--- run.sh ---
#!/bin/bash
# the make line also repeats each setting of config.mk as NAME=value (left out here)
make -C /OpenROAD-flow-scripts/flow DESIGN_CONFIG=/design/flow/config.mk WORK_HOME=/design/flow/orfs CLKGATE_MAP_FILE= finish
--- config.mk ---
export PLATFORM = sky130hd
export DESIGN_NAME = fpu16_top
export DESIGN_NICKNAME = fpu16_top
export VERILOG_FILES = /design/flow/design.v
export SDC_FILE = /design/flow/constraint.sdc
export NUM_CORES = 4
export LEC_CHECK = 0
export ABC_AREA = 1
export CAP_MARGIN = 20
export CORE_ASPECT_RATIO = 0.5
export CORE_MARGIN = 2
export CORE_UTILIZATION = 72
export CTS_CLUSTER_DIAMETER = 386
export CTS_CLUSTER_SIZE = 100
export PLACE_DENSITY = 0.41
export SETUP_SLACK_MARGIN = -0.44
export SLEW_MARGIN = 20
--- constraint.sdc ---
create_clock -name core_clock -period 4.59 [get_ports {aclk}]
set_input_delay 0.9180 -clock core_clock [delete_from_list [all_inputs] [get_ports {aclk}]]
set_output_delay 0.9180 -clock core_clock [all_outputs]
set_load 0.01 [all_outputs]
--- design.v ---
module fpu_add_pipe(
    input aclk,
    input [15:0] s_axis_a_tdata,                
    input [15:0] s_axis_b_tdata,                
    input s_axis_a_tvalid,
    input s_axis_b_tvalid,
    output reg [15:0] m_axis_result_tdata,               
    output  m_axis_result_tvalid
    );
    reg [1:0] error_num;
    reg is_ready_out;
    reg [14:0] sum_raw_1;
    reg sum_raw_zero_1;
    reg [4:0] l_e_1;
    reg [4:0] l_e_0_1;
    reg [10:0] l_m_1; 
    reg l_s_1;
    reg is_valid_ain_1, is_valid_bin_1;
    reg [15:0] opa_1, opb_1;
    reg s_zero_1;
    reg [1:0] ls_zero_1;
    reg pos_add_neg_inf_1;
    reg guard_2;
    reg round_bit_2;
    reg sticky_2;
    reg [14:0] sum_raw_2;
    reg sum_raw_zero_2;
    reg [4:0] sum_e_0_2;
    reg [3:0] shift_m_2;
    reg e_subnormal_2;
    reg normalize_flag_2;
    reg [4:0] l_e_0_2;
    reg l_s_2;
    reg [4:0] l_e_2;
    reg [10:0] l_m_2; 
    reg is_valid_ain_2, is_valid_bin_2;
    reg [15:0] opa_2, opb_2;
    reg s_zero_2;
    reg [1:0] ls_zero_2;
    reg pos_add_neg_inf_2;
    reg guard_3;
    reg round_bit_3;
    reg sticky_3;
    reg [10:0] sum_normalize_3;
    reg [4:0] sum_e_3;
    reg l_s_3;
    reg [4:0] l_e_0_3;
    reg [10:0] l_m_3; 
    reg sum_raw_zero_3;
    reg is_valid_ain_3, is_valid_bin_3;
    reg [15:0] opa_3, opb_3;
    reg s_zero_3;
    reg [1:0] ls_zero_3;
    reg pos_add_neg_inf_3;
    wire opa_s;
    wire opb_s;
    wire [4:0] opa_e;
    wire [4:0] opb_e;
    wire [4:0] opa_e_s;
    wire [4:0] opb_e_s;
    wire [10:0] opa_m;
    wire [10:0] opb_m;
    wire subnormal_a;
    wire subnormal_b;
    wire is_valid_ain_0;
    wire is_valid_bin_0;
    wire [15:0] opa_0;
    wire [15:0] opb_0;
    assign opa_s = s_axis_a_tdata[15];
    assign opb_s = s_axis_b_tdata[15];
    assign subnormal_a = ~(|opa_e);
    assign subnormal_b = ~(|opb_e);
    assign opa_e = s_axis_a_tdata[14:10];
    assign opb_e = s_axis_b_tdata[14:10];
    assign opa_e_s = subnormal_a ? opa_e + 1 : opa_e;
    assign opb_e_s = subnormal_b ? opb_e + 1 : opb_e;
    assign opa_m = subnormal_a ? {1'b0, s_axis_a_tdata[9:0]} : {1'b1, s_axis_a_tdata[9:0]};
    assign opb_m = subnormal_b ? {1'b0, s_axis_b_tdata[9:0]} : {1'b1, s_axis_b_tdata[9:0]};
    assign is_valid_ain_0 = s_axis_a_tvalid;
    assign is_valid_bin_0 = s_axis_b_tvalid;
    assign opa_0 = s_axis_a_tdata;
    assign opb_0 = s_axis_b_tdata;
    wire opa_lt_opb = (opa_e > opb_e) ? 1 : ((opa_e == opb_e) && (s_axis_a_tdata[9:0] > s_axis_b_tdata[9:0])) ? 1 : 0;
    wire l_s = opa_lt_opb ? opa_s : opb_s;
    wire s_s = opa_lt_opb ? opb_s : opa_s;
    wire l_subnormal = opa_lt_opb ? subnormal_a : subnormal_b;
    wire s_subnormal = opa_lt_opb ? subnormal_b : subnormal_a;
    wire [4:0] l_e_0 = opa_lt_opb ? opa_e : opb_e;
    wire [4:0] s_e_0 = opa_lt_opb ? opb_e : opa_e;
    wire [4:0] l_e = opa_lt_opb ? opa_e_s : opb_e_s;
    wire [4:0] s_e = opa_lt_opb ? opb_e_s : opa_e_s;
    wire [10:0] l_m = opa_lt_opb ? opa_m : opb_m;
    wire [10:0] s_m = opa_lt_opb ? opb_m : opa_m;
    wire s_zero = s_subnormal && ~(|s_m[9:0]);
    wire [1:0] ls_zero = { l_s && s_s, (l_subnormal && ~(|l_m[9:0])) && s_zero };
    wire pos_add_neg_inf = (l_s ^ s_s) && (&s_e) && (~(|s_axis_a_tdata[9:0])&&~(|s_axis_b_tdata[9:0])); 
    wire [4:0] diff = l_e - s_e;
    wire [3:0] diff_e = diff > 4'd14 ? 4'd14 : diff;
    wire [13:0] s_m_shift_0 = {s_m, 3'b0};
    reg sticky;
    always@(*)begin
        case(diff_e)
        00: sticky = 1'b0;
        01: sticky = s_m_shift_0[0];
        02: sticky = |s_m_shift_0[01:0];
        03: sticky = |s_m_shift_0[02:0];
        04: sticky = |s_m_shift_0[03:0];
        05: sticky = |s_m_shift_0[04:0];
        06: sticky = |s_m_shift_0[05:0];
        07: sticky = |s_m_shift_0[06:0];
        08: sticky = |s_m_shift_0[07:0];
        09: sticky = |s_m_shift_0[08:0];
        10: sticky = |s_m_shift_0[09:0];
        11: sticky = |s_m_shift_0[10:0];
        12: sticky = |s_m_shift_0[11:0];
        13: sticky = |s_m_shift_0[12:0];
        default: sticky = |s_m_shift_0[13:0];
        endcase
    end
    wire [13:0] s_m_shift_1 = s_m_shift_0 >> diff_e;
    wire [13:0] s_m_shift = {s_m_shift_1[13:1], s_m_shift_1[0] | sticky};
    wire sub_add_flag = s_s ^ l_s;
    wire [13:0] l_m_longer = {l_m, 3'b0};
    wire [14:0] sum_raw = sub_add_flag ? l_m_longer - s_m_shift : l_m_longer + s_m_shift;
    wire sum_raw_zero = ~(|sum_raw);
    wire normalize_flag = sum_raw_1[14];
    wire [5:0] e_right_shift = l_e_1 + 1;   
    wire [4:0] sum_e_right = e_right_shift[5] ? 5'b11111 : e_right_shift[4:0];
    wire [4:0] sum_e_0 = normalize_flag ? sum_e_right : l_e_1; 
    wire [10:0] sum_for_normalize = normalize_flag ? sum_raw_1[13:4] : sum_raw_1[12:3];
    wire [3:0] shift_m_0;
    LZC_for_fadd_new U0_shift_module(sum_raw_1[13:3], shift_m_0);
    wire guard_0 = normalize_flag ? sum_raw_1[3] : sum_raw_1[2];
    wire round_bit_0 = normalize_flag ? sum_raw_1[2] : sum_raw_1[1];
    wire sticky_n_0 = normalize_flag ? (sum_raw_1[1] | sum_raw_1[0]) : sum_raw_1[0];
    wire e_subnormal = (sum_e_0 <= shift_m_0 && ~normalize_flag) || (sum_e_0==1 && l_e_0_1==0);
    wire [3:0] shift_m = (sum_e_0 == 1 || normalize_flag) ? 0 : 
                        e_subnormal ? l_e_1 - 1 : shift_m_0;
    wire guard;
    wire round_bit;
    Rounding_bit_gen U0_rounding_module(shift_m, guard_0, round_bit_0, guard, round_bit);
    wire [14:0] sum_normalize_00 = sum_raw_2 << shift_m_2;
    wire [10:0] sum_normalize_0 = normalize_flag_2 ? sum_raw_2[13:4] : sum_normalize_00[12:3];
    wire [4:0] sum_e = (e_subnormal_2 && ~sum_normalize_00[13])? sum_e_0_2 - shift_m_2 - 1 : sum_e_0_2 - shift_m_2;
    wire [10:0] sum_m = (guard_3 && (round_bit_3 | sticky_3 | sum_normalize_3[0])) ? sum_normalize_3 + 1 :
                                                                                sum_normalize_3;
    wire [4:0] sum_e_f = sum_m[10] ? sum_e_3 + 1 : sum_e_3;
    reg [15:0] sum_f;
    reg [15:0] sum_ff;
    reg [4:0] sum_e_ff;
    reg pos_add_neg_inf_ff;
    reg vld_ff;
    always@(posedge aclk)begin
        sum_f <= pos_add_neg_inf_3 ? 16'hfe00 :
            ls_zero_3[0] ? {ls_zero_3[1], 15'b0} : 16'hffff;
        sum_ff <= s_zero_3 | (&l_e_0_3) ? {l_s_3, l_e_0_3, l_m_3[9:0]} : 
            sum_raw_zero_3 ? 16'b0 :
            &sum_e_f ? {l_s_3, sum_e_f, 10'b0} : {l_s_3, sum_e_f, sum_m[9:0]};     
        sum_e_ff <= sum_e_f;   
        pos_add_neg_inf_ff <= pos_add_neg_inf_3;
        vld_ff <= is_valid_ain_3 & is_valid_bin_3;
    end
    reg [15:0] sum_fff;
    reg [15:0] sum_e_fff;
    reg pos_add_neg_inf_fff;
    reg vld_fff;
    always@(posedge aclk)begin
        sum_fff <= &sum_f ? sum_ff : sum_f;
        sum_e_fff <= sum_e_ff;
        pos_add_neg_inf_fff <= pos_add_neg_inf_ff;
        vld_fff <= vld_ff;
    end
    always@(posedge aclk)begin
        m_axis_result_tdata <= sum_fff;
        is_ready_out <= vld_fff;
        error_num <= (&(sum_fff[14:10]) && |(sum_fff[9:0])) | pos_add_neg_inf_fff ? 1:(&(sum_fff[14:10]) && ~(|sum_fff[9:0])) ? 2:0;
    end
    assign m_axis_result_tvalid = ~(|error_num) && is_ready_out;
    always@(posedge aclk)begin
        l_e_1 <= l_e;
        l_e_0_1 <= l_e_0;
        l_m_1 <= l_m;
        l_s_1 <= l_s;
        sum_raw_1 <= sum_raw;
        sum_raw_zero_1 <= sum_raw_zero;
        is_valid_ain_1 <= is_valid_ain_0;
        is_valid_bin_1 <= is_valid_bin_0;
        opa_1 <= opa_0;
        opb_1 <= opb_0;
        s_zero_1 <= s_zero;
        ls_zero_1 <= ls_zero;
        pos_add_neg_inf_1 <= pos_add_neg_inf;
    end
    always@(posedge aclk)begin
        sum_raw_2 <= sum_raw_1;
        sum_raw_zero_2 <= sum_raw_zero_1;
        sum_e_0_2 <= sum_e_0;
        guard_2 <= guard;
        round_bit_2 <= round_bit;
        sticky_2 <= sticky_n_0;
        shift_m_2 <= shift_m;
        e_subnormal_2 <= e_subnormal;
        normalize_flag_2 <= normalize_flag;
        l_e_0_2 <= l_e_0_1;
        l_s_2 <= l_s_1;
        l_e_2 <= l_e_1;
        l_m_2 <= l_m_1;
        is_valid_ain_2 <= is_valid_ain_1;
        is_valid_bin_2 <= is_valid_bin_1;
        opa_2 <= opa_1;
        opb_2 <= opb_1;
        s_zero_2 <= s_zero_1;
        ls_zero_2 <= ls_zero_1;
        pos_add_neg_inf_2 <= pos_add_neg_inf_1;             
    end
    always@(posedge aclk)begin
        guard_3 <= guard_2;
        round_bit_3 <= round_bit_2;
        sticky_3 <= sticky_2;
        sum_normalize_3 <= sum_normalize_0;
        sum_raw_zero_3 <= sum_raw_zero_2;
        sum_e_3 <= sum_e;
        l_s_3 <= l_s_2;
        l_e_0_3 <= l_e_0_2;
        l_m_3 <= l_m_2;
        is_valid_ain_3 <= is_valid_ain_2;
        is_valid_bin_3 <= is_valid_bin_2;
        opa_3 <= opa_2;
        opb_3 <= opb_2;
        s_zero_3 <= s_zero_2;
        ls_zero_3 <= ls_zero_2;
        pos_add_neg_inf_3 <= pos_add_neg_inf_2;        
    end
endmodule
module LZC_for_fadd_new(
    input wire [10:0] op,
    output wire [3:0] shift_cnt
    );
    assign shift_cnt =
    op[10] ? 0 :
    op[9] ? 1 :
    op[8] ? 2 :
    op[7] ? 3 :
    op[6] ? 4 :
    op[5] ? 5 :
    op[4] ? 6 :
    op[3] ? 7 :
    op[2] ? 8 :
    op[1] ? 9 :
    op[0] ? 10:
    11;
endmodule
module Rounding_bit_gen(
    input wire [3:0] shift_m,
    input wire guard_i,
    input wire round_bit_i,
    output wire guard_o,
    output wire round_bit_o
    );
    reg guard;
    reg round_bit;
    always@(*)begin
        case(shift_m)
        0: begin 
            guard = guard_i; 
            round_bit = round_bit_i;
        end
        1: begin
            guard = round_bit_i;
            round_bit = 0;
        end
        default: begin
            guard = 0;
            round_bit = 0;
        end
        endcase
    end
    assign guard_o = guard;
    assign round_bit_o = round_bit;
endmodule
module fpu_sub_pipe(
    input aclk,
    input [15:0] s_axis_a_tdata,                
    input [15:0] s_axis_b_tdata,                
    input s_axis_a_tvalid,
    input s_axis_b_tvalid,
    output reg [15:0] m_axis_result_tdata,               
    output  m_axis_result_tvalid
    );
    reg is_ready_out;
    reg [1:0] error_num;
    reg [14:0] sum_raw_1;
    reg sum_raw_zero_1;
    reg [4:0] l_e_1;
    reg [4:0] l_e_0_1;
    reg [10:0] l_m_1; 
    reg f_s_1;
    reg l_s_1;
    reg is_valid_ain_1, is_valid_bin_1;
    reg [15:0] opa_1, opb_1;
    reg s_zero_1;
    reg [1:0] ls_zero_1;
    reg pos_add_neg_inf_1;
    reg guard_2;
    reg round_bit_2;
    reg sticky_2;
    reg [14:0] sum_raw_2;
    reg sum_raw_zero_2;
    reg [4:0] sum_e_0_2;
    reg [3:0] shift_m_2;
    reg e_subnormal_2;
    reg normalize_flag_2;
    reg [4:0] l_e_0_2;
    reg f_s_2;
    reg l_s_2;
    reg [4:0] l_e_2;
    reg [10:0] l_m_2; 
    reg is_valid_ain_2, is_valid_bin_2;
    reg [15:0] opa_2, opb_2;
    reg s_zero_2;
    reg [1:0] ls_zero_2;
    reg pos_add_neg_inf_2;
    reg guard_3;
    reg round_bit_3;
    reg sticky_3;
    reg [10:0] sum_normalize_3;
    reg [4:0] sum_e_3;
    reg f_s_3;
    reg l_s_3;
    reg [4:0] l_e_0_3;
    reg [10:0] l_m_3; 
    reg sum_raw_zero_3;
    reg is_valid_ain_3, is_valid_bin_3;
    reg [15:0] opa_3, opb_3;
    reg s_zero_3;
    reg [1:0] ls_zero_3;
    reg pos_add_neg_inf_3;
    wire opa_s;
    wire opb_s;
    wire [4:0] opa_e;
    wire [4:0] opb_e;
    wire [4:0] opa_e_s;
    wire [4:0] opb_e_s;
    wire [10:0] opa_m;
    wire [10:0] opb_m;
    wire subnormal_a;
    wire subnormal_b;
    wire is_valid_ain_0;
    wire is_valid_bin_0;
    wire [15:0] opa_0;
    wire [15:0] opb_0;
    assign opa_s = s_axis_a_tdata[15];
    assign opb_s = s_axis_b_tdata[15];
    assign subnormal_a = ~(|opa_e);
    assign subnormal_b = ~(|opb_e);
    assign opa_e = s_axis_a_tdata[14:10];
    assign opb_e = s_axis_b_tdata[14:10];
    assign opa_e_s = subnormal_a ? opa_e + 1 : opa_e;
    assign opb_e_s = subnormal_b ? opb_e + 1 : opb_e;
    assign opa_m = subnormal_a ? {1'b0, s_axis_a_tdata[9:0]} : {1'b1, s_axis_a_tdata[9:0]};
    assign opb_m = subnormal_b ? {1'b0, s_axis_b_tdata[9:0]} : {1'b1, s_axis_b_tdata[9:0]};
    assign is_valid_ain_0 = s_axis_a_tvalid;
    assign is_valid_bin_0 = s_axis_b_tvalid;
    assign opa_0 = s_axis_a_tdata;
    assign opb_0 = s_axis_b_tdata;
    wire opa_lt_opb = (opa_e > opb_e) ? 1 : ((opa_e == opb_e) && (s_axis_a_tdata[9:0] > s_axis_b_tdata[9:0])) ? 1 : 0;
    wire f_s = ((opa_lt_opb && ~opa_s) || (~opa_lt_opb && opb_s)) ? 0 : 1; 
    wire l_s = opa_lt_opb ? opa_s : opb_s;
    wire s_s = opa_lt_opb ? opb_s : opa_s;
    wire l_subnormal = opa_lt_opb ? subnormal_a : subnormal_b;
    wire s_subnormal = opa_lt_opb ? subnormal_b : subnormal_a;
    wire [4:0] l_e_0 = opa_lt_opb ? opa_e : opb_e;
    wire [4:0] s_e_0 = opa_lt_opb ? opb_e : opa_e;
    wire [4:0] l_e = opa_lt_opb ? opa_e_s : opb_e_s;
    wire [4:0] s_e = opa_lt_opb ? opb_e_s : opa_e_s;
    wire [10:0] l_m = opa_lt_opb ? opa_m : opb_m;
    wire [10:0] s_m = opa_lt_opb ? opb_m : opa_m;
    wire s_zero = s_subnormal && ~(|s_m[9:0]);
    wire [1:0] ls_zero = { l_s && s_s, (l_subnormal && ~(|l_m[9:0])) && s_zero };
    wire pos_add_neg_inf = (l_s ^ s_s) && (&s_e) && (~(|s_axis_a_tdata[9:0])&&~(|s_axis_b_tdata[9:0])); 
    wire [4:0] diff = l_e - s_e;
    wire [3:0] diff_e = diff > 4'd14 ? 4'd14 : diff;
    wire [13:0] s_m_shift_0 = {s_m, 3'b0};
    reg sticky;
    always@(*)begin
        case(diff_e)
        00: sticky = 1'b0;
        01: sticky = s_m_shift_0[0];
        02: sticky = |s_m_shift_0[01:0];
        03: sticky = |s_m_shift_0[02:0];
        04: sticky = |s_m_shift_0[03:0];
        05: sticky = |s_m_shift_0[04:0];
        06: sticky = |s_m_shift_0[05:0];
        07: sticky = |s_m_shift_0[06:0];
        08: sticky = |s_m_shift_0[07:0];
        09: sticky = |s_m_shift_0[08:0];
        10: sticky = |s_m_shift_0[09:0];
        11: sticky = |s_m_shift_0[10:0];
        12: sticky = |s_m_shift_0[11:0];
        13: sticky = |s_m_shift_0[12:0];
        default: sticky = |s_m_shift_0[13:0];
        endcase
    end
    wire [13:0] s_m_shift_1 = s_m_shift_0 >> diff_e;
    wire [13:0] s_m_shift = {s_m_shift_1[13:1], s_m_shift_1[0] | sticky};
    wire sub_add_flag = s_s ^ l_s;
    wire [13:0] l_m_longer = {l_m, 3'b0};
    wire [14:0] sum_raw = sub_add_flag ? l_m_longer + s_m_shift : l_m_longer - s_m_shift;
    wire sum_raw_zero = ~(|sum_raw);
    wire normalize_flag = sum_raw_1[14];
    wire [5:0] e_right_shift = l_e_1 + 1;   
    wire [4:0] sum_e_right = e_right_shift[5] ? 5'b11111 : e_right_shift[4:0];
    wire [4:0] sum_e_0 = normalize_flag ? sum_e_right : l_e_1; 
    wire [10:0] sum_for_normalize = normalize_flag ? sum_raw_1[13:4] : sum_raw_1[12:3];
    wire [3:0] shift_m_0;
    LZC_for_fadd_new U0_shift_module(sum_raw_1[13:3], shift_m_0);
    wire guard_0 = normalize_flag ? sum_raw_1[3] : sum_raw_1[2];
    wire round_bit_0 = normalize_flag ? sum_raw_1[2] : sum_raw_1[1];
    wire sticky_n_0 = normalize_flag ? (sum_raw_1[1] | sum_raw_1[0]) : sum_raw_1[0];
    wire e_subnormal = (sum_e_0 <= shift_m_0 && ~normalize_flag) || (sum_e_0==1 && l_e_0_1==0);
    wire [3:0] shift_m = (sum_e_0 == 1 || normalize_flag) ? 0 : 
                        e_subnormal ? l_e_1 - 1 : shift_m_0;
    wire guard;
    wire round_bit;
    Rounding_bit_gen U0_rounding_module(shift_m, guard_0, round_bit_0, guard, round_bit);
    wire [14:0] sum_normalize_00 = sum_raw_2 << shift_m_2;
    wire [10:0] sum_normalize_0 = normalize_flag_2 ? sum_raw_2[13:4] : sum_normalize_00[12:3];
    wire [4:0] sum_e = (e_subnormal_2 && ~sum_normalize_00[13])? sum_e_0_2 - shift_m_2 - 1 : sum_e_0_2 - shift_m_2;
    wire [10:0] sum_m = (guard_3 && (round_bit_3 | sticky_3 | sum_normalize_3[0])) ? sum_normalize_3 + 1 :
                                                                                sum_normalize_3;
    wire [4:0] sum_e_f = sum_m[10] ? sum_e_3 + 1 : sum_e_3;
    reg [15:0] sum_f;
    reg [15:0] sum_ff;
    reg [4:0] sum_e_ff;
    reg pos_add_neg_inf_ff;
    reg vld_ff;
    always@(posedge aclk)begin
        sum_f <= pos_add_neg_inf_3 ? 16'hfe00 :
            ls_zero_3[0] ? {ls_zero_3[1], 15'b0} : 16'hffff;
        sum_ff <= s_zero_3 | (&l_e_0_3) ? {f_s_3, l_e_0_3, l_m_3[9:0]} : 
            sum_raw_zero_3 ? 16'b0 :
            &sum_e_f ? {f_s_3, sum_e_f, 10'b0} : {f_s_3, sum_e_f, sum_m[9:0]};     
        sum_e_ff <= sum_e_f;   
        pos_add_neg_inf_ff <= pos_add_neg_inf_3;
        vld_ff <= is_valid_ain_3 & is_valid_bin_3;
    end
    reg [15:0] sum_fff;
    reg [15:0] sum_e_fff;
    reg pos_add_neg_inf_fff;
    reg vld_fff;
    always@(posedge aclk)begin
        sum_fff <= &sum_f ? sum_ff : sum_f;
        sum_e_fff <= sum_e_ff;
        pos_add_neg_inf_fff <= pos_add_neg_inf_ff;
        vld_fff <= vld_ff;
    end
    always@(posedge aclk)begin
        m_axis_result_tdata <= sum_fff;
        is_ready_out <= vld_fff;
        error_num <= (&(sum_fff[14:10]) && |(sum_fff[9:0])) | pos_add_neg_inf_fff ? 1:(&(sum_fff[14:10]) && ~(|sum_fff[9:0])) ? 2:0;
    end
    assign m_axis_result_tvalid = ~(|error_num) && is_ready_out;
    always@(posedge aclk)begin
        l_e_1 <= l_e;
        l_e_0_1 <= l_e_0;
        l_m_1 <= l_m;
        l_s_1 <= l_s;
        f_s_1 <= f_s;
        sum_raw_1 <= sum_raw;
        sum_raw_zero_1 <= sum_raw_zero;
        is_valid_ain_1 <= is_valid_ain_0;
        is_valid_bin_1 <= is_valid_bin_0;
        opa_1 <= opa_0;
        opb_1 <= opb_0;
        s_zero_1 <= s_zero;
        ls_zero_1 <= ls_zero;
        pos_add_neg_inf_1 <= pos_add_neg_inf;
    end
    always@(posedge aclk)begin
        sum_raw_2 <= sum_raw_1;
        sum_raw_zero_2 <= sum_raw_zero_1;
        sum_e_0_2 <= sum_e_0;
        guard_2 <= guard;
        round_bit_2 <= round_bit;
        sticky_2 <= sticky_n_0;
        shift_m_2 <= shift_m;
        e_subnormal_2 <= e_subnormal;
        normalize_flag_2 <= normalize_flag;
        l_e_0_2 <= l_e_0_1;
        l_s_2 <= l_s_1;
        f_s_2 <= f_s_1;
        l_e_2 <= l_e_1;
        l_m_2 <= l_m_1;
        is_valid_ain_2 <= is_valid_ain_1;
        is_valid_bin_2 <= is_valid_bin_1;
        opa_2 <= opa_1;
        opb_2 <= opb_1;
        s_zero_2 <= s_zero_1;
        ls_zero_2 <= ls_zero_1;
        pos_add_neg_inf_2 <= pos_add_neg_inf_1;             
    end
    always@(posedge aclk)begin
        guard_3 <= guard_2;
        round_bit_3 <= round_bit_2;
        sticky_3 <= sticky_2;
        sum_normalize_3 <= sum_normalize_0;
        sum_raw_zero_3 <= sum_raw_zero_2;
        sum_e_3 <= sum_e;
        l_s_3 <= l_s_2;
        f_s_3 <= f_s_2;
        l_e_0_3 <= l_e_0_2;
        l_m_3 <= l_m_2;
        is_valid_ain_3 <= is_valid_ain_2;
        is_valid_bin_3 <= is_valid_bin_2;
        opa_3 <= opa_2;
        opb_3 <= opb_2;
        s_zero_3 <= s_zero_2;
        ls_zero_3 <= ls_zero_2;
        pos_add_neg_inf_3 <= pos_add_neg_inf_2;        
    end
endmodule
module fpu_mul_pipe(
    input aclk,
    input [15:0] s_axis_a_tdata,   
    input [15:0] s_axis_b_tdata,   
    input s_axis_a_tvalid,
    input s_axis_b_tvalid,
    output reg [15:0] m_axis_result_tdata,  
    output m_axis_result_tvalid
    );
    reg is_ready_out;
    reg [1:0] error_num;
    reg [6:0] opa_e_s_1, opb_e_s_1;
    reg [10:0] opa_m_s_1, opb_m_s_1;
    reg opa_s_1, opb_s_1;
    reg is_valid_ain_1, is_valid_bin_1;
    reg zero_mul_1;
    reg [1:0] nan_mul_1;
    reg [15:0] opa_1, opb_1;
    reg [6:0] mul_e_2;
    reg mul_s_2;
    reg [21:0] mul_m_raw_2;
    reg is_valid_ain_2, is_valid_bin_2;
    reg zero_mul_2;
    reg [1:0] nan_mul_2;    
    reg [15:0] opa_2, opb_2;
    reg [6:0] mul_e_test_3;
    reg [21:0] mul_m_raw_3;
    reg [21:0] mul_normalize_test_3;
    reg [6:0] mul_e_3;
    reg mul_s_3;
    reg is_valid_ain_3, is_valid_bin_3;
    reg zero_mul_3;
    reg [1:0] nan_mul_3;    
    reg [15:0] opa_3, opb_3;
    reg [11:0] mul_normalize_4;
    reg sticky_4;
    reg ovf_4;
    reg mul_s_4;
    reg round_up_or_not_4;
    reg [6:0] mul_e_test_f_4;
    reg is_valid_ain_4, is_valid_bin_4;
    reg zero_mul_4;
    reg [1:0] nan_mul_4;    
    reg [15:0] opa_4, opb_4;
    wire ovf;
    wire opa_s, opb_s;
    wire [4:0] opa_e, opb_e;
    wire [6:0] opa_e_n, opb_e_n;
    wire [6:0] opa_e_s, opb_e_s;
    wire [10:0] opa_m, opb_m;
    wire [10:0] opa_m_s, opb_m_s;
    wire subnormal_a, subnormal_b;
    wire nan_a, nan_b;
    wire is_valid_ain_0, is_valid_bin_0;
    wire [15:0] opa_0, opb_0;
    assign opa_s = s_axis_a_tdata[15];
    assign opb_s = s_axis_b_tdata[15];
    assign subnormal_a = ~(|opa_e);
    assign subnormal_b = ~(|opb_e);
    assign opa_e = s_axis_a_tdata[14:10];
    assign opb_e = s_axis_b_tdata[14:10];
    assign opa_e_n = opa_e - 7'd15;
    assign opb_e_n = opb_e - 7'd15;
    assign nan_a = &opa_e;
    assign nan_b = &opb_e;
    assign opa_m = subnormal_a ? {1'b0, s_axis_a_tdata[9:0]} : {1'b1, s_axis_a_tdata[9:0]};
    assign opb_m = subnormal_b ? {1'b0, s_axis_b_tdata[9:0]} : {1'b1, s_axis_b_tdata[9:0]};
    assign is_valid_ain_0 = s_axis_a_tvalid;
    assign is_valid_bin_0 = s_axis_b_tvalid;
    assign opa_0 = s_axis_a_tdata;
    assign opb_0 = s_axis_b_tdata;
    wire [3:0] shift_a;
    wire [3:0] shift_b;
    LZC_for_fmul_pipe U1_shift_module(opa_m, shift_a);
    LZC_for_fmul_pipe U2_shift_module(opb_m, shift_b);
    assign opa_m_s = subnormal_a ? opa_m << shift_a : opa_m;
    assign opb_m_s = subnormal_b ? opb_m << shift_b : opb_m;
    assign opa_e_s = subnormal_a ? opa_e_n + 1 - shift_a : opa_e_n;
    assign opb_e_s = subnormal_b ? opb_e_n + 1 - shift_b : opb_e_n;
    wire zero_mul = (~(|opa_e) && ~(|s_axis_a_tdata[9:0])) | (~(|opb_e) && ~(|s_axis_b_tdata[9:0]));
    wire [1:0] nan_mul = {nan_a, nan_b};
    wire [6:0] mul_e = opb_e_s + opa_e_s + 1;
    wire mul_s = opa_s ^ opb_s;
    wire [21:0] mul_m_raw = opa_m_s * opb_m_s;
    wire normalize_flag = mul_m_raw_2[21];
    wire [3:0] shift_m_0;
    LZC_for_fmul_pipe U0_shift_module(mul_m_raw_2[21:11], shift_m_0);
    wire [4:0] shift_m_test = normalize_flag ? 0 : shift_m_0;
    wire [21:0] mul_normalize_test = mul_m_raw_2 << shift_m_test;
    wire [6:0] mul_e_test = mul_e_2 - shift_m_test;
    wire right_normalize_flag = $signed(mul_e_test_3) < -14;
    wire [6:0] right_shift = right_normalize_flag ? -14 - mul_e_test_3 : 0;
    reg [6:0] right_sft_ff;
    reg [6:0] mul_e_test_33;
    reg [21:0] mul_normalize_test_33;
    reg [21:0] mul_m_raw_33;
    reg [6:0] mul_e_33;
    reg [1:0] nan_mul_33;
    reg mul_s_33;
    reg is_valid_ain_33, is_valid_bin_33;
    reg zero_mul_33;
    reg [15:0] opa_33, opb_33;
    always@(posedge aclk) begin
        right_sft_ff <= right_shift;
        mul_e_test_33 <= mul_e_test_3;
        mul_normalize_test_33 <= mul_normalize_test_3;
        mul_m_raw_33 <= mul_m_raw_3;
        mul_e_33 <= mul_e_3;
        nan_mul_33 <= nan_mul_3;
        mul_s_33 <= mul_s_3;
        is_valid_ain_33 <= is_valid_ain_3;
        is_valid_bin_33 <= is_valid_bin_3;
        zero_mul_33 <= zero_mul_3;
        opa_33 <= opa_3;
        opb_33 <= opb_3; 
    end
    wire [6:0] mul_e_test_f = mul_e_test_33 + right_sft_ff;
    wire [21:0] mul_normalize_test_right = mul_normalize_test_33 >> right_sft_ff;
    wire or_result;
    assign or_result = |mul_normalize_test_33[9:0];
    reg sticky;
    always@(*)begin
        case(right_sft_ff)
        7'd00: sticky = or_result;
        01: sticky = mul_normalize_test_33[10] | or_result;
        02: sticky = |mul_normalize_test_33[11:10] | or_result;
        03: sticky = |mul_normalize_test_33[12:10] | or_result;
        04: sticky = |mul_normalize_test_33[13:10] | or_result;
        05: sticky = |mul_normalize_test_33[14:10] | or_result;
        06: sticky = |mul_normalize_test_33[15:10] | or_result;
        07: sticky = |mul_normalize_test_33[16:10] | or_result;
        08: sticky = |mul_normalize_test_33[17:10] | or_result;
        09: sticky = |mul_normalize_test_33[18:10] | or_result;
        10: sticky = |mul_normalize_test_33[19:10] | or_result;
        11: sticky = |mul_normalize_test_33[20:10] | or_result;
        default: sticky = |mul_normalize_test_33[21:10] | or_result;
        endcase
    end
    reg [6:0] right_sft_fff;
    reg [6:0] mul_e_test_ff;
    reg [21:0]  mul_normalize_test_right_f;
    reg [21:0] mul_m_raw_333;
    reg [6:0] mul_e_333;
    reg [1:0] nan_mul_333;
    reg sticky_333;
    reg mul_s_333;
    reg is_valid_ain_333, is_valid_bin_333;
    reg zero_mul_333;
    reg [15:0] opa_333, opb_333;
    always@(posedge aclk)begin
        right_sft_fff <= right_sft_ff;
        mul_e_test_ff <= mul_e_test_f;
        mul_normalize_test_right_f <= mul_normalize_test_right;
        mul_m_raw_333 <= mul_m_raw_33;
        sticky_333 <= sticky;
        mul_e_333 <= mul_e_33;
        nan_mul_333 <= nan_mul_33;
        mul_s_333 <= mul_s_33;
        is_valid_ain_333 <= is_valid_ain_33;
        is_valid_bin_333 <= is_valid_bin_33;
        zero_mul_333 <= zero_mul_33;
        opa_333 <= opa_33;
        opb_333 <= opb_33; 
    end
    wire ovf_1 = (mul_m_raw_333[21] && (& (mul_e_333 + 15))) || (|nan_mul_333) ? 1 : 0;
    wire [10:0] round_bits = mul_normalize_test_right_f[10:0];
    wire last_mantissa = mul_normalize_test_right_f[11];
    wire [9:0] round_bits_nos = round_bits[9:0];
    reg round_up_or_not;
    always@(*)begin
        if(round_bits[10] == 1 && ((|round_bits_nos) | sticky_333))begin
            round_up_or_not = 1;
        end
        else if(round_bits[10] == 1 && (~(|round_bits_nos))) begin
            round_up_or_not = last_mantissa ? 1:0;
        end
        else begin
            round_up_or_not = 0;
        end        
    end
    wire [11:0] mul_normalize = ovf_1 ? 11'b0 :
                mul_normalize_test_right_f[21:11] + round_up_or_not; 
    always@(posedge aclk)begin
        ovf_4 <= ovf_1;
        mul_normalize_4 <= mul_normalize;
        mul_s_4 <= mul_s_333;
        mul_e_test_f_4 <= mul_e_test_ff;
        is_valid_ain_4 <= is_valid_ain_333;
        is_valid_bin_4 <= is_valid_bin_333;
        zero_mul_4 <= zero_mul_333;
        nan_mul_4 <= nan_mul_333;  
        opa_4 <= opa_333;
        opb_4 <= opb_333;     
    end
    wire [6:0] mul_e_f = mul_normalize_4[11] ? mul_e_test_f_4 + 1: mul_e_test_f_4;
    wire [6:0] mul_e_ff = mul_e_f + 15;
    wire ovf_f = $signed(mul_e_ff) > 30;
    wire [6:0] mul_e_fff = $signed(mul_e_ff[4:0]) == 1 && ~mul_normalize_4[10] ? 6'd0 :
                            mul_e_ff;
    wire [15:0] mul_r = {mul_s_4, mul_e_fff[4:0], mul_normalize_4[9:0]};
    reg [6:0] mul_e_fff1;
    reg ovf_f1;
    reg [15:0] mul_r_f;
    reg mul_s_5;
    reg is_valid_ain_5, is_valid_bin_5;
    reg zero_mul_5;
    reg [1:0] nan_mul_5;    
    reg [15:0] opa_5, opb_5;
    always@(posedge aclk)begin
        mul_e_fff1 <= mul_e_fff;
        ovf_f1 <= ovf_f | ovf_4;
        mul_r_f <= mul_r;
        is_valid_ain_5 <= is_valid_ain_4;
        is_valid_bin_5 <= is_valid_bin_4;
        zero_mul_5 <= zero_mul_4;
        nan_mul_5 <= nan_mul_4;  
        mul_s_5 <= mul_s_4;
        opa_5 <= opa_4;
        opb_5 <= opb_4;  
    end
    wire [15:0] mul_f;
    assign mul_f = nan_mul_5[1] ? {mul_s_5, opa_5[14:0]} :
                nan_mul_5[0] && ~nan_mul_5[1] ? {mul_s_5, opb_5[14:0]} : 
                zero_mul_5 ? {mul_s_5, 15'b0} : 
                ovf_f1 && ~(|nan_mul_5) ? {mul_s_5, 5'b11111, 10'b0} : 
                mul_r_f;
    always@(posedge aclk)begin
        m_axis_result_tdata <= mul_f;
        error_num <= (ovf_f1 && |(mul_f[9:0])) ? 1 : 
                    (ovf_f1 && ~(|mul_f[9:0])) ? 2 : 0;
        is_ready_out <= is_valid_ain_5 & is_valid_bin_5;
    end
    assign m_axis_result_tvalid = ~(|error_num) && is_ready_out;
    always@(posedge aclk)begin
        mul_e_2 <= mul_e;
        mul_s_2 <= mul_s;
        mul_m_raw_2 <= mul_m_raw;
        is_valid_ain_2 <= is_valid_ain_0;
        is_valid_bin_2 <= is_valid_bin_0;
        zero_mul_2 <= zero_mul;
        nan_mul_2 <= nan_mul;
        opa_2 <= opa_0;
        opb_2 <= opb_0;
    end
    always @(posedge aclk) begin
        mul_s_3 <= mul_s_2;
        mul_e_test_3 <= mul_e_test;
        mul_m_raw_3 <= mul_m_raw_2;
        mul_normalize_test_3 <= mul_normalize_test;
        mul_e_3 <= mul_e_2;
        is_valid_ain_3 <= is_valid_ain_2;
        is_valid_bin_3 <= is_valid_bin_2;
        zero_mul_3 <= zero_mul_2;
        nan_mul_3 <= nan_mul_2;  
        opa_3 <= opa_2;
        opb_3 <= opb_2;         
    end
endmodule
module LZC_for_fmul_pipe(
    input wire [10:0] op,
    output wire [3:0] shift_cnt
    );
    assign shift_cnt =
    op[10] ? 0 :
    op[9] ? 1 :
    op[8] ? 2 :
    op[7] ? 3 :
    op[6] ? 4 :
    op[5] ? 5 :
    op[4] ? 6 :
    op[3] ? 7 :
    op[2] ? 8 :
    op[1] ? 9 :
    op[0] ? 10:
    11;
endmodule
module fpu_comp_large(
    input aclk,
    input [15:0] s_axis_a_tdata,                
    input [15:0] s_axis_b_tdata,                
    input s_axis_a_tvalid,
    input s_axis_b_tvalid,
    output [7:0] m_axis_result_tdata,               
    output reg m_axis_result_tvalid
    );
    wire opa_s;
    wire opb_s;
    wire [4:0] opa_e;
    wire [4:0] opb_e;
    wire [4:0] opa_e_s;
    wire [4:0] opb_e_s;
    wire [10:0] opa_m;
    wire [10:0] opb_m;
    wire [15:0] opa_0;
    wire [15:0] opb_0;
    reg [15:0] opa_1;
    reg [15:0] opb_1;
    wire is_valid_ain_0, is_valid_bin_0;
    reg is_valid_ain_1, is_valid_bin_1;
    reg is_ready_out;
    reg [1:0] error_num;
    assign opa_s = s_axis_a_tdata[15];
    assign opb_s = s_axis_b_tdata[15];
    assign opa_e = s_axis_a_tdata[14:10];
    assign opb_e = s_axis_b_tdata[14:10];
    assign opa_m = s_axis_a_tdata[9:0];
    assign opb_m = s_axis_b_tdata[9:0];
    assign opa_0 = s_axis_a_tdata;
    assign opb_0 = s_axis_b_tdata;
    assign is_valid_ain_0 = s_axis_a_tvalid;
    assign is_valid_bin_0 = s_axis_b_tvalid;
    wire a_e_b = ~(| (s_axis_a_tdata ^ s_axis_b_tdata));
    wire s_a_g_b = (~opa_s) & opb_s;
    wire s_a_e_b = ~(opa_s ^ opb_s);
    wire e_a_g_b = (opa_e > opb_e);
    wire e_a_l_b = (opa_e < opb_e);
    wire e_a_e_b = (opa_e == opb_e);
    wire m_a_g_b = (opa_m > opb_m);
    wire m_a_l_b = (opa_m < opb_m);
    reg con1;
    reg con2;
    reg con3;
    reg con4;
    reg con5;
    reg con6;
    always@(posedge aclk)begin
        con1 <= a_e_b;
        con2 <= ~a_e_b & s_a_g_b;
        con3 <= ~a_e_b & s_a_e_b & (~opa_s) & e_a_g_b;
        con4 <= ~a_e_b & s_a_e_b & (~opa_s) & e_a_e_b & m_a_g_b;
        con5 <= ~a_e_b & s_a_e_b & opa_s & e_a_l_b;
        con6 <= ~a_e_b & s_a_e_b & opa_s & e_a_e_b & m_a_l_b;     
        opa_1 <= opa_0;
        opb_1 <= opb_0;   
        is_valid_ain_1 <= is_valid_ain_0;
        is_valid_bin_1 <= is_valid_bin_0;
    end
    assign m_axis_result_tdata = (con1 | con2 | con3 | con4 | con5 | con6) ? 8'b00000001 : 8'b00000000;
    always@(*)begin
        m_axis_result_tvalid = is_valid_ain_1 & is_valid_bin_1;
        is_ready_out = m_axis_result_tvalid;
    end
endmodule
module fpu16_top(
    input         aclk,
    input  [15:0] a,
    input  [15:0] b,
    input         a_valid,
    input         b_valid,
    output [15:0] add_result,
    output        add_valid,
    output [15:0] sub_result,
    output        sub_valid,
    output [15:0] mul_result,
    output        mul_valid,
    output [7:0]  cmp_result,
    output        cmp_valid
    );
    fpu_add_pipe u_add(
        .aclk(aclk),
        .s_axis_a_tdata(a), .s_axis_b_tdata(b),
        .s_axis_a_tvalid(a_valid), .s_axis_b_tvalid(b_valid),
        .m_axis_result_tdata(add_result), .m_axis_result_tvalid(add_valid));
    fpu_sub_pipe u_sub(
        .aclk(aclk),
        .s_axis_a_tdata(a), .s_axis_b_tdata(b),
        .s_axis_a_tvalid(a_valid), .s_axis_b_tvalid(b_valid),
        .m_axis_result_tdata(sub_result), .m_axis_result_tvalid(sub_valid));
    fpu_mul_pipe u_mul(
        .aclk(aclk),
        .s_axis_a_tdata(a), .s_axis_b_tdata(b),
        .s_axis_a_tvalid(a_valid), .s_axis_b_tvalid(b_valid),
        .m_axis_result_tdata(mul_result), .m_axis_result_tvalid(mul_valid));
    fpu_comp_large u_cmp(
        .aclk(aclk),
        .s_axis_a_tdata(a), .s_axis_b_tdata(b),
        .s_axis_a_tvalid(a_valid), .s_axis_b_tvalid(b_valid),
        .m_axis_result_tdata(cmp_result), .m_axis_result_tvalid(cmp_valid));
endmodule
==> out/metrics.cfg, run 1 <==
[status]
status = stopped before the end
stop_stage = global routing
stop_error = [ERROR GRT-0232] Routing congestion too high. Check the congestion heatmap in the GUI.

[placed_design]
dp_worst_setup_slack_ns = -3.30
placed_cell_area_um2 = 35700
hpwl_mm = 69.3
place_congestion = 1.01
port_buffers = 87

[synthesis]
synth_cell_types = 59
yosysTopAreaCell = dfxtp_1
synthTopCellsByArea = dfxtp_1 46%, nand2_1 9.1%, ha_1 7.1%
synthTopLogicFamily = simple AND/OR/NAND/NOR gates
syn_inst = 3692
top_cell = nand2_1
synth_area_um2 = 30800
ys_cells = 3692
synth.avg_cell_area_um2 = 8.34
synth_adder_area_share_pct = 12.9
ys_ff = 703
flop_cell = dfxtp_1
synth-async-reset-ratio_pct = 0
yosysWarnings = 5
netlist_top_cells_count = 743 x nand2_1, 703 x dfxtp_1, 517 x inv_1, 287 x o21ai_0, 285 x nor2_1
edf_count = 0
muxShareOfSynthArea_pct = 0.585
seq_area_frac_synth_pct = 45.7
top_area_share_pct = 45.7
xor_area_share_pct = 2.92
ys_chip_area_um2 = 30800
simple_gate_area_share_pct = 19.7
ys_sh_aoi_pct = 10.3

[clock_network]
hold_buffers = 0
cts_buffer_depth = 3
cts_root_buf = clkbuf_16
cts_sinks = 703
cts_max_level = 1
cts-buffers-inserted = 11

[die]
dieArea_um2 = 44500
ioPinCount = 95
die_h_um = 150
core_area_um2 = 42100
row_count = 53
fp_util_pct = 73.1
die_w_um = 296

[global_routing]
grt_usage_pct = 65.8
grt_overflow = 117

[metrics by stage]
stage	std cells	hold slack, ns	utilization, %
after detailed placement	4688	0.312	84.7
after global placement	4688	0.310	84.7
after floorplan	3698	0.310	-
after CTS	4832	0.134	90.6
[repair_timing]
| item | in CTS |
|---|---|
| pin swaps | 187 |
| cloned | 4 |
| gates resized | 461 |
| buffers inserted | 146 |
| setup endpoints to repair | 48 |
| endpoints found under the hold margin | 0 |
[layer usage]
layer | GRT usage, % | GRT overflow
met5 | 28.0 | 2
met4 | 58.9 | 41
met3 | 47.6 | 5
met2 | 86.3 | 60
met1 | 66.8 | 9
==> inputs of run 2 (changes only) <==
ABC_AREA = not set   (was 1)
CORE_ASPECT_RATIO = not set   (was 0.5)
CORE_UTILIZATION = 66   (was 72)
CTS_CLUSTER_DIAMETER = not set   (was 386)
CTS_CLUSTER_SIZE = not set   (was 100)
PLACE_DENSITY = not set   (was 0.41)
SETUP_SLACK_MARGIN = not set   (was -0.44)
clock period = 6.2 ns   (was 4.59 ns; I/O delays follow)
==> run 2 against run 1 <==
  * Now fails the layout checks on setup timing
  * Synthesized cell count down 11%
  * Die area increased by 10%
  * Synthesized area up 1.4%
==> out/metrics.cfg, run 2 <==
[sta]
slew_viol_final = 0
clock_skew_ns = 0.0216
period_used_pct = 122
period_needed_ns = 7.57
setup_tns_ns = -21.16
whs_ns = 0.317
setup_viol = 34
setup_ws_ns = -1.37
worst_pin_slew_ns = 1.11
rsz0062_at_grt = yes
max_freq_mhz = 132
hold_violations = 0
max_slew_margin_pct = 24.2

[worst_setup_path]
cpMaxStageDelayCell = fa_1
cp_max_fo = 6
crit_family = AND-OR/OR-AND gates
cpPeakStageDelay_ns = 0.54
path_depth = 41
r2r_slack_ns = 1.14
endpoint_kind = flop
r2r-end = u_sub.round_bit_2
crit_path_start = a[1]
reg2reg_depth = 17
crit_buf_inv = 11
path_class = in -> reg
r2r-start = u_sub.l_e_1[0]
worstSetupStartpointType = primary input
cp.required_ns = 6.71
cp-endpoint = u_mul.mul_m_raw_2[21]
arrival_ns = 8.08

[power]
vdd_drop_max_v = 0.000564
p_switching_mw = 9.62
sw_frac_of_total_pct = 40.7
pwr-share-seq_pct = 30.3
p_leak_nw = 18.2
clock_power_mw = 4.48
maxPowerGroup = combinational logic
comb-power_mw = 12.0
powerSeq_mw = 7.18
clkPwrFrac_pct = 18.9
powerDensity_nw_per_um2 = 572
internal_power_mw = 14.0
p_total_mw = 23.7
combPwrFrac_pct = 50.8

[synthesis]
yosysWarnings = 5  ; unchanged
synthTopCellsByArea = dfxtp_1 45%, ha_1 7.1%, fa_1 5.7%
edf_count = 0  ; unchanged
ys_cells = 3271  ; -11%
synth_adder_area_share_pct = 12.8  ; -0.17 points
synth-async-reset-ratio_pct = 0  ; unchanged
muxShareOfSynthArea_pct = 4.95  ; +4.4 points
top_cell = dfxtp_1
syn_inst = 3271  ; -11%
yosysTopAreaCell = dfxtp_1
ys_ff = 703  ; unchanged
synth_area_um2 = 31200  ; +1.4%
synth_cell_types = 97  ; +64%
synthTopLogicFamily = AND-OR/OR-AND gates
ys_sh_aoi_pct = 14.6  ; +4.2 points
ys_chip_area_um2 = 31200  ; +1.4%
seq_area_frac_synth_pct = 45.1  ; -0.62 points
netlist_top_cells_count = 703 x dfxtp_1, 296 x nor2_1, 291 x nand2_1, 255 x inv_1, 176 x ha_1
xor_area_share_pct = 3.36  ; +0.43 points
flop_cell = dfxtp_1
top_area_share_pct = 45.1  ; -0.62 points
simple_gate_area_share_pct = 14.3  ; -5.4 points
synth.avg_cell_area_um2 = 9.54  ; +14%

[die]
die_h_um = 221  ; +47%
die_w_um = 221  ; -25%
fp_util_pct = 66.9  ; -6.2 points
row_count = 79  ; +49%
core_area_um2 = 46700  ; +11%
dieArea_um2 = 49100  ; +10%
ioPinCount = 95  ; unchanged

[clock_network]
cts_tree = built
cts_root_buf = clkbuf_16
cts_buffer_depth = 3  ; unchanged
cts_sinks = 703  ; unchanged
cts_max_level = 3  ; +2
hold_buffers = 0  ; unchanged
cts-buffers-inserted = 69  ; +58
clk_pin_slew_worst_paths_ns = 0.07
clock.latency.late_pin_ns = 0.63

[placed_design]
place_congestion = 1.01  ; +0.16%
hpwl_mm = 67.2  ; -3.0%
port_buffers = 87  ; unchanged
dp_worst_setup_slack_ns = -2.36  ; +0.941 ns

[drt]
drc = 0
viasPerCell = 6.53
ant_nets = 0
vias = 29500
wl_per_cell_um = 24.6
drt_iter0_markers = 3785
drtPass1Iterations = 31
routed_wl_mm = 111

[global_routing]
grt_overflow = 0
grt_first_pass_wirelength_mm = 160
grt_usage_pct = 41.3
grt_pass1_vias = 28700
antenna_found_initial = 7
grt_max_degree = 53

[final_layout]
fill_cells = 1874
fin_util_pct = 88.7
area_delta_synth_final_pct = 32.6
final_nets = 4152

[worst_hold_path]
hold_path.class = reg -> reg
holdPathEnd = u_mul.opb_4[5]
hp-start = u_mul.opb_333[5]
hold_depth = 0

[status]
failed_checks = setup timing
status = complete, but fails checks

[job]
tool_warnings = 50
cap_violations = 0

## run 2: per-layer routing
metal	part of all wire (%)	vias to the layer above	GRT usage (%)	wire length, um
met3	12	765	8.23	12900
met1	36	13800	51.6	39700
li1	-	12400	-	-
met5	0.046	-	0	51
met2	45	2498	68.4	50600
met4	7.2	8	20.6	8040
## run 2: final cells by class
| class | instances | area (um2) | area share (%) |
|---|---|---|---|
| Inverter | 262 | 1050 | 2.53 |
| Multi-Input combinational cell | 2170 | 17700 | 42.8 |
| Sequential cell | 703 | 14100 | 34.0 |
| Timing Repair Buffer | 646 | 5380 | 13.0 |
| Antenna cell | 2 | 5.00 | 0.0121 |
| Clock buffer | 97 | 2030 | 4.89 |
| Clock inverter | 29 | 392 | 0.946 |
| Tap cell | 607 | 759 | 1.83 |
## run 2: stage by stage
stage,cells,cell area [um2]
6_report,4516,41400
5_1_grt,4514,41400
4_1_cts,4469,40200
3_5_place_dp,4259,36200
3_3_place_gp,4259,36200
2_1_floorplan,3277,32000
## run 2: what timing repair did
action                                  4_1_cts  5_1_grt
buffers inserted                             97       67
pin swaps                                   107      155
gates cloned                                  1        1
endpoints found under the setup margin       41       39
resized                                     285      242
==> inputs of run 3 (changes only) <==
CORE_UTILIZATION = 70   (was 66)
PLACE_DENSITY = 0.7   (was not set)
SETUP_SLACK_MARGIN = 1.36   (was not set)
clock period = 8.17 ns   (was 6.2 ns; I/O delays follow)
==> run 3 against run 2 <==
  * The flow now stops in global routing
  * Synthesized area unchanged
  * Die area down 5.6%
  * Synthesized cell count unchanged
==> out/metrics.cfg, run 3 <==
[synthesis]
synth_cell_types = 97  ; unchanged
xor_area_share_pct = 3.36  ; unchanged
netlist_top_cells_count = 703 x dfxtp_1, 296 x nor2_1, 291 x nand2_1, 255 x inv_1, 176 x ha_1
top_cell = dfxtp_1
synthTopLogicFamily = AND-OR/OR-AND gates
ys_cells = 3271  ; unchanged
ys_ff = 703  ; unchanged
ys_sh_aoi_pct = 14.6  ; unchanged
edf_count = 0  ; unchanged
flop_cell = dfxtp_1
yosysTopAreaCell = dfxtp_1
syn_inst = 3271  ; unchanged
synth-async-reset-ratio_pct = 0  ; unchanged
synth_area_um2 = 31200  ; unchanged
synth_adder_area_share_pct = 12.8  ; unchanged
synthTopCellsByArea = dfxtp_1 45%, ha_1 7.1%, fa_1 5.7%
ys_chip_area_um2 = 31200  ; unchanged
seq_area_frac_synth_pct = 45.1  ; unchanged
simple_gate_area_share_pct = 14.3  ; unchanged
synth.avg_cell_area_um2 = 9.54  ; unchanged
yosysWarnings = 5  ; unchanged
muxShareOfSynthArea_pct = 4.95  ; unchanged
top_area_share_pct = 45.1  ; unchanged

[die]
core_area_um2 = 44100  ; -5.4%
row_count = 77  ; -2.5%
dieArea_um2 = 46300  ; -5.6%
die_w_um = 215  ; -2.8%
ioPinCount = 95  ; unchanged
die_h_um = 215  ; -2.8%
fp_util_pct = 70.8  ; +3.8 points

[status]
stop_stage = global routing
status = stopped before the end

[clock_network]
cts_max_level = 3  ; unchanged
cts-buffers-inserted = 67  ; -2.9%
cts_buffer_depth = 3  ; unchanged
cts_sinks = 703  ; unchanged
cts_root_buf = clkbuf_16
hold_buffers = 0  ; unchanged

[placed_design]
port_buffers = 87  ; unchanged
place_congestion = 1.03  ; +1.1%
placed_cell_area_um2 = 35800  ; -1.1%
hpwl_mm = 66.2  ; -1.5%

run 3: metrics by stage:
stage / util [%] / power (mW) / setup slack, ns / std cells
after floorplan: - / 9.78 / 0.119 / 3277
after global placement: 81.0 / 12.0 / -0.535 / 4194
after detailed placement: 81.0 / 12.5 / -0.828 / 4194
after CTS: 90.9 / 16.9 / 0.233 / 4485
run 3: timing repair:
action	in CTS
buffers inserted	171
endpoints found under the setup margin	38
gates cloned	1
pin swaps	119
gates resized	255
==> inputs of run 4 (changes only) <==
ABC_AREA = 1   (was not set)
CORE_UTILIZATION = 52   (was 70)
PLACE_DENSITY = not set   (was 0.7)
SETUP_SLACK_MARGIN = not set   (was 1.36)
clock period = 5.66 ns   (was 8.17 ns; I/O delays follow)
==> run 4 against run 3 <==
  * Now fails the layout checks on setup timing
  * Die area rose by 32%
  * Synthesized area fell by 1.4%
  * Synthesized cell count rose by 13%
==> out/metrics.cfg, run 4 <==
[clock_network]
clk_pin_slew_worst_paths_ns = 0.06
cts_buffer_depth = 3  ; unchanged
cts_sinks = 703  ; unchanged
cts_root_buf = clkbuf_16
cts-buffers-inserted = 70  ; +4.5%
cts_tree = built
cts_max_level = 3  ; unchanged
clock.latency.late_pin_ns = 0.63

[die]
die_h_um = 247  ; +15%
die_w_um = 247  ; +15%
fp_util_pct = 52.4  ; -18 points
row_count = 89  ; +16%
ioPinCount = 95  ; unchanged
core_area_um2 = 58800  ; +33%
dieArea_um2 = 61200  ; +32%

[worst_setup_path]
arrival_ns = 7.38
r2r_slack_ns = 1.66
cp_max_fo = 7
path_depth = 38
cp.required_ns = 6.16
crit_family = adder cells
cpMostUsedCell = fa_1
cpMaxStageDelayCell = fa_1
reg2reg_depth = 15
cpPeakStageDelay_ns = 0.52
r2r-end = u_mul.mul_e_test_3[6]
r2r-start = u_mul.mul_m_raw_2[12]
worstSetupStartpointType = primary input
cp-endpoint = u_mul.mul_m_raw_2[21]
crit_buf_inv = 12
endpoint_kind = flop
crit_path_start = b[5]
path_class = in -> reg

[synthesis]
synth-async-reset-ratio_pct = 0  ; unchanged
synth_area_um2 = 30800  ; -1.4%
synth_adder_area_share_pct = 12.9  ; +0.17 points
simple_gate_area_share_pct = 19.7  ; +5.4 points
synth.avg_cell_area_um2 = 8.34  ; -13%
seq_area_frac_synth_pct = 45.7  ; +0.62 points
yosysWarnings = 5  ; unchanged
syn_inst = 3692  ; +13%
synth_cell_types = 59  ; -39%
ys_ff = 703  ; unchanged
ys_chip_area_um2 = 30800  ; -1.4%
top_area_share_pct = 45.7  ; +0.62 points
yosysTopAreaCell = dfxtp_1
netlist_top_cells_count = 743 x nand2_1, 703 x dfxtp_1, 517 x inv_1, 287 x o21ai_0, 285 x nor2_1
synthTopCellsByArea = dfxtp_1 46%, nand2_1 9.1%, ha_1 7.1%
top_cell = nand2_1
synthTopLogicFamily = simple AND/OR/NAND/NOR gates
ys_sh_aoi_pct = 10.3  ; -4.2 points
xor_area_share_pct = 2.92  ; -0.43 points
ys_cells = 3692  ; +13%
flop_cell = dfxtp_1
edf_count = 0  ; unchanged
muxShareOfSynthArea_pct = 0.585  ; -4.4 points

[sta]
slew_viol_final = 0
clock_skew_ns = 0.0417
period_used_pct = 121
max_slew_margin_pct = 35.9
max_freq_mhz = 146
setup_tns_ns = -20.45
period_needed_ns = 6.87
setup_ws_ns = -1.21
hold_violations = 0
whs_ns = 0.306
worst_pin_slew_ns = 0.958
rsz0062_at_grt = yes
setup_viol = 38

[global_routing]
grt_max_degree = 47
grt_first_pass_wirelength_mm = 132
grt_usage_pct = 27.0
antenna_found_initial = 1
grt_pass1_vias = 25700
grt_overflow = 0

[worst_hold_path]
hold_depth = 0
holdPathEnd = u_mul.opb_4[2]
hold_path.class = reg -> reg
hp-start = u_mul.opb_333[2]

[power]
clkPwrFrac_pct = 20.4
pwr-share-seq_pct = 30.8
powerSeq_mw = 7.44
internal_power_mw = 14.9
maxPowerGroup = combinational logic
sw_frac_of_total_pct = 38.4
p_leak_nw = 19.8
comb-power_mw = 11.8
clock_power_mw = 4.94
vdd_drop_max_v = 0.000459
p_switching_mw = 9.30
combPwrFrac_pct = 48.8
powerDensity_nw_per_um2 = 583

[placed_design]
place_congestion = 0.936  ; -8.7%
hpwl_mm = 63.4  ; -4.2%
port_buffers = 87  ; unchanged
placed_cell_area_um2 = 35800  ; +0.23%
dp_worst_setup_slack_ns = -2.28  ; -1.45 ns

[drt]
routed_wl_mm = 84.3
drt_iter0_markers = 2017
antenna_cells = 0
vias = 26600
wl_per_cell_um = 16.3
drc = 0
viasPerCell = 5.13
ant_nets = 0
drtPass1Iterations = 5

[final_layout]
final_nets = 4653
fin_util_pct = 70.7
area_delta_synth_final_pct = 34.9
final_cell_area_um2 = 41600

[status]
failed_checks = setup timing
status = complete, but fails checks

[job]
cap_violations = 0
tool_warnings = 48

==> run 4: stage by stage <==
stage / power (mW) / cells
6_report: 24.2 / 5183
5_1_grt: 26.0 / 5183
4_1_cts: 23.4 / 5137
3_5_place_dp: 17.8 / 4882
3_3_place_gp: 17.6 / 4882
2_1_floorplan: 13.7 / 3698
==> run 4: routing by layer <==
metal	vias to the layer above	global-route usage [%]	part of all wire (%)	routed length, um
met5	-	0	0	0
met1	12300	39.1	48	40300
met2	863	42.0	43	36600
met4	0	7.96	2.9	2460
li1	13200	-	-	-
met3	194	3.55	5.9	4990
==> run 4: area by class of cell <==
| type | instances | area (um2) |
|---|---|---|
| Tap cell | 773 | 967 |
| Clock buffer | 90 | 1930 |
| Timing Repair inverter | 1 | 5.00 |
| Multi-Input combinational cell | 2375 | 16300 |
| Timing Repair Buffer | 668 | 5590 |
| Inverter | 534 | 2080 |
| Sequential cell | 703 | 14100 |
| Fill cell | 4438 | 17200 |
| Clock inverter | 39 | 628 |
==> run 4: repair_timing <==
item,CTS,global route
buffers inserted,121,73
resized,367,249
hold buffers,0,0
gates cloned,6,0
endpoints found under the setup margin,43,48
hold endpoints to repair,0,0
pin swaps,161,140
==> inputs of run 5 (changes only) <==
CORE_UTILIZATION = 72   (was 52)
CTS_CLUSTER_DIAMETER = 352   (was not set)
CTS_CLUSTER_SIZE = 97   (was not set)
PLACE_DENSITY = 0.38   (was not set)
clock period = 4.88 ns   (was 5.66 ns; I/O delays follow)
==> run 5 against run 4 <==
  * The flow now stops in global routing
  * Synthesized area unchanged
  * Synthesized cell count unchanged
  * Die area down 27%
==> out/metrics.cfg, run 5 <==
[synthesis]
seq_area_frac_synth_pct = 45.7  ; unchanged
netlist_top_cells_count = 743 x nand2_1, 703 x dfxtp_1, 517 x inv_1, 287 x o21ai_0, 285 x nor2_1
ys_cells = 3692  ; unchanged
xor_area_share_pct = 2.92  ; unchanged
synth-async-reset-ratio_pct = 0  ; unchanged
top_area_share_pct = 45.7  ; unchanged
synth_cell_types = 59  ; unchanged
ys_ff = 703  ; unchanged
synthTopLogicFamily = simple AND/OR/NAND/NOR gates
syn_inst = 3692  ; unchanged
flop_cell = dfxtp_1
yosysTopAreaCell = dfxtp_1
ys_sh_aoi_pct = 10.3  ; unchanged
synth_adder_area_share_pct = 12.9  ; unchanged
synth.avg_cell_area_um2 = 8.34  ; unchanged
top_cell = nand2_1
synthTopCellsByArea = dfxtp_1 46%, nand2_1 9.1%, ha_1 7.1%
yosysWarnings = 5  ; unchanged
muxShareOfSynthArea_pct = 0.585  ; unchanged
ys_chip_area_um2 = 30800  ; unchanged
edf_count = 0  ; unchanged
synth_area_um2 = 30800  ; unchanged
simple_gate_area_share_pct = 19.7  ; unchanged

[clock_network]
cts-buffers-inserted = 11  ; -84%
cts_max_level = 1  ; -2
cts_buffer_depth = 3  ; unchanged
cts_sinks = 703  ; unchanged
cts_root_buf = clkbuf_16

[placed_design]
port_buffers = 87  ; unchanged
placed_cell_area_um2 = 35500  ; -0.80%
dp_worst_setup_slack_ns = -3.04  ; -0.762 ns
place_congestion = 1.03  ; +10%
hpwl_mm = 66.7  ; +5.2%
place_inst = 4633  ; -5.1%

[status]
stop_stage = global routing
status = stopped before the end

[die]
row_count = 75  ; -16%
core_area_um2 = 42000  ; -28%
die_w_um = 211  ; -15%
dieArea_um2 = 44400  ; -27%
ioPinCount = 95  ; unchanged
die_h_um = 211  ; -15%
fp_util_pct = 73.3  ; +21 points

-- run 5: repair_timing --
item | CTS
hold buffers | 0
setup endpoints to repair | 49
gates cloned | 3
setup buffers | 93
pin swaps | 169
resized | 355
==> inputs of run 6 (changes only) <==
CORE_ASPECT_RATIO = 0.93   (was not set)
CORE_UTILIZATION = 68   (was 72)
CTS_CLUSTER_DIAMETER = not set   (was 352)
CTS_CLUSTER_SIZE = 84   (was 97)
PLACE_DENSITY = not set   (was 0.38)
PLACE_DENSITY_LB_ADDON = 0.07   (was not set)
SETUP_SLACK_MARGIN = -0.11   (was not set)
clock period = 6.77 ns   (was 4.88 ns; I/O delays follow)
==> run 6 against run 5 <==
  * Now fails the layout checks on setup timing
  * Die area up 5.8%
  * Synthesized cell count unchanged
  * Synthesized area unchanged
==> out/metrics.cfg, run 6 <==
[synthesis]
syn_inst = 3692  ; unchanged
simple_gate_area_share_pct = 19.7  ; unchanged
synthTopCellsByArea = dfxtp_1 46%, nand2_1 9.1%, ha_1 7.1%
yosysWarnings = 5  ; unchanged
synth_adder_area_share_pct = 12.9  ; unchanged
edf_count = 0  ; unchanged
synth-async-reset-ratio_pct = 0  ; unchanged
ys_ff = 703  ; unchanged
top_cell = nand2_1
yosysTopAreaCell = dfxtp_1
ys_sh_aoi_pct = 10.3  ; unchanged
muxShareOfSynthArea_pct = 0.585  ; unchanged
flop_cell = dfxtp_1
top_area_share_pct = 45.7  ; unchanged
seq_area_frac_synth_pct = 45.7  ; unchanged
synth_cell_types = 59  ; unchanged
synthTopLogicFamily = simple AND/OR/NAND/NOR gates
synth_area_um2 = 30800  ; unchanged
ys_chip_area_um2 = 30800  ; unchanged
ys_cells = 3692  ; unchanged
netlist_top_cells_count = 743 x nand2_1, 703 x dfxtp_1, 517 x inv_1, 287 x o21ai_0, 285 x nor2_1
xor_area_share_pct = 2.92  ; unchanged
synth.avg_cell_area_um2 = 8.34  ; unchanged

[sta]
max_freq_mhz = 129
whs_ns = 0.306
rsz0062_at_grt = yes
worst_pin_slew_ns = 1.02
setup_ws_ns = -0.990
hold_violations = 0
clock_skew_ns = 0.0386
setup_viol = 15
slew_viol_final = 0
period_needed_ns = 7.76
max_slew_margin_pct = 31.7
period_used_pct = 115

[worst_hold_path]
hp-start = u_mul.opb_33[14]
hold_path.class = reg -> reg
holdPathEnd = u_mul.opb_333[14]
hold_depth = 0

[worst_setup_path]
r2r_slack_ns = 2.24
arrival_ns = 8.31
crit_path_start = b[11]
endpoint_kind = flop
reg2reg_depth = 15
cp-endpoint = u_mul.mul_m_raw_2[20]
cp_max_fo = 9
cpPeakStageDelay_ns = 0.65
crit_buf_inv = 12
crit_family = adder cells
worstSetupStartpointType = primary input
path_depth = 45
path_class = in -> reg
r2r-end = u_mul.mul_e_test_3[6]
cpMaxStageDelayCell = fa_1
cp.required_ns = 7.32
r2r-start = u_mul.mul_m_raw_2[12]

[power]
vdd_drop_max_v = 0.000561
clock_power_mw = 3.72
powerDensity_nw_per_um2 = 524
internal_power_mw = 11.8
combPwrFrac_pct = 50.5
maxPowerGroup = combinational logic
sw_frac_of_total_pct = 42.4
p_switching_mw = 8.68
pwr-share-seq_pct = 31.3
clkPwrFrac_pct = 18.2
powerSeq_mw = 6.42
p_leak_nw = 18.9
comb-power_mw = 10.3

[die]
dieArea_um2 = 47000  ; +5.8%
fp_util_pct = 68.5  ; -4.7 points
ioPinCount = 95  ; unchanged
die_h_um = 209  ; -0.75%
row_count = 75  ; unchanged
die_w_um = 225  ; +6.6%
core_area_um2 = 44900  ; +6.9%

[placed_design]
hpwl_mm = 67.1  ; +0.62%
place_congestion = 1.00  ; -2.7%
placed_cell_area_um2 = 35100  ; -1.2%
port_buffers = 87  ; unchanged
dp_worst_setup_slack_ns = -1.60  ; +1.44 ns

[final_layout]
area_delta_synth_final_pct = 27.0
final_nets = 4554
final_cell_area_um2 = 39100

[drt]
ant_nets = 0
viasPerCell = 6.17
wl_per_cell_um = 22.0
drt_iter0_markers = 4607
antenna_cells = 0
drc = 0
drtPass1Iterations = 14
routed_wl_mm = 108
vias = 30100

[global_routing]
grt_pass1_vias = 29000
grt_first_pass_wirelength_mm = 156
grt_overflow = 0
grt_max_degree = 43
grt_usage_pct = 42.2
antenna_found_initial = 2

[status]
failed_checks = setup timing
status = complete, but fails checks

[job]
cap_violations = 0
tool_warnings = 49

[clock_network]
cts_root_buf = clkbuf_16
cts-buffers-inserted = 59  ; +48
cts_buffer_depth = 3  ; unchanged
cts_max_level = 2  ; +1
cts_tree = built
cts_sinks = 703  ; unchanged
clk_pin_slew_worst_paths_ns = 0.08
clock.latency.late_pin_ns = 0.64

run 6: timing repair:
item,in CTS,in global routing
hold buffers,0,0
setup endpoints to repair,30,29
cloned,3,1
pin swaps,82,123
buffers inserted,87,54
gates resized,190,214
run 6: routing by layer:
metal / track usage, % / wire (um) / vias to the layer above
li1: - / - / 13000
met1: 52.8 / 38900 / 13800
met2: 69.3 / 48500 / 2514
met3: 8.03 / 12200 / 807
met4: 22.7 / 7850 / 0
met5: 0 / 0 / -
run 6: through the flow:
step / cells / TNS [ns] / util, % / power, mW
after floorplan: 3698 / -1.29 / - / 11.4
after global placement: 4645 / -23.98 / 78.1 / 14.3
after detailed placement: 4645 / -33.67 / 78.1 / 14.8
after CTS: 4840 / -1.06 / 84.7 / 19.3
after global routing: 4879 / -8.72 / 87.1 / 21.4
final: 4879 / -6.01 / 87.1 / 20.5
run 6: cell type report:
type	instances	area, um2
multi-input cells	2376	15600
flip-flops and latches	703	14100
fillers	2083	5820
repair buffers	580	4580
inverters	534	2060
clock buffers	74	1610
well taps	577	722
clock inverters	35	513
Power figures rest on the tool's default switching activity, not on a simulated workload.
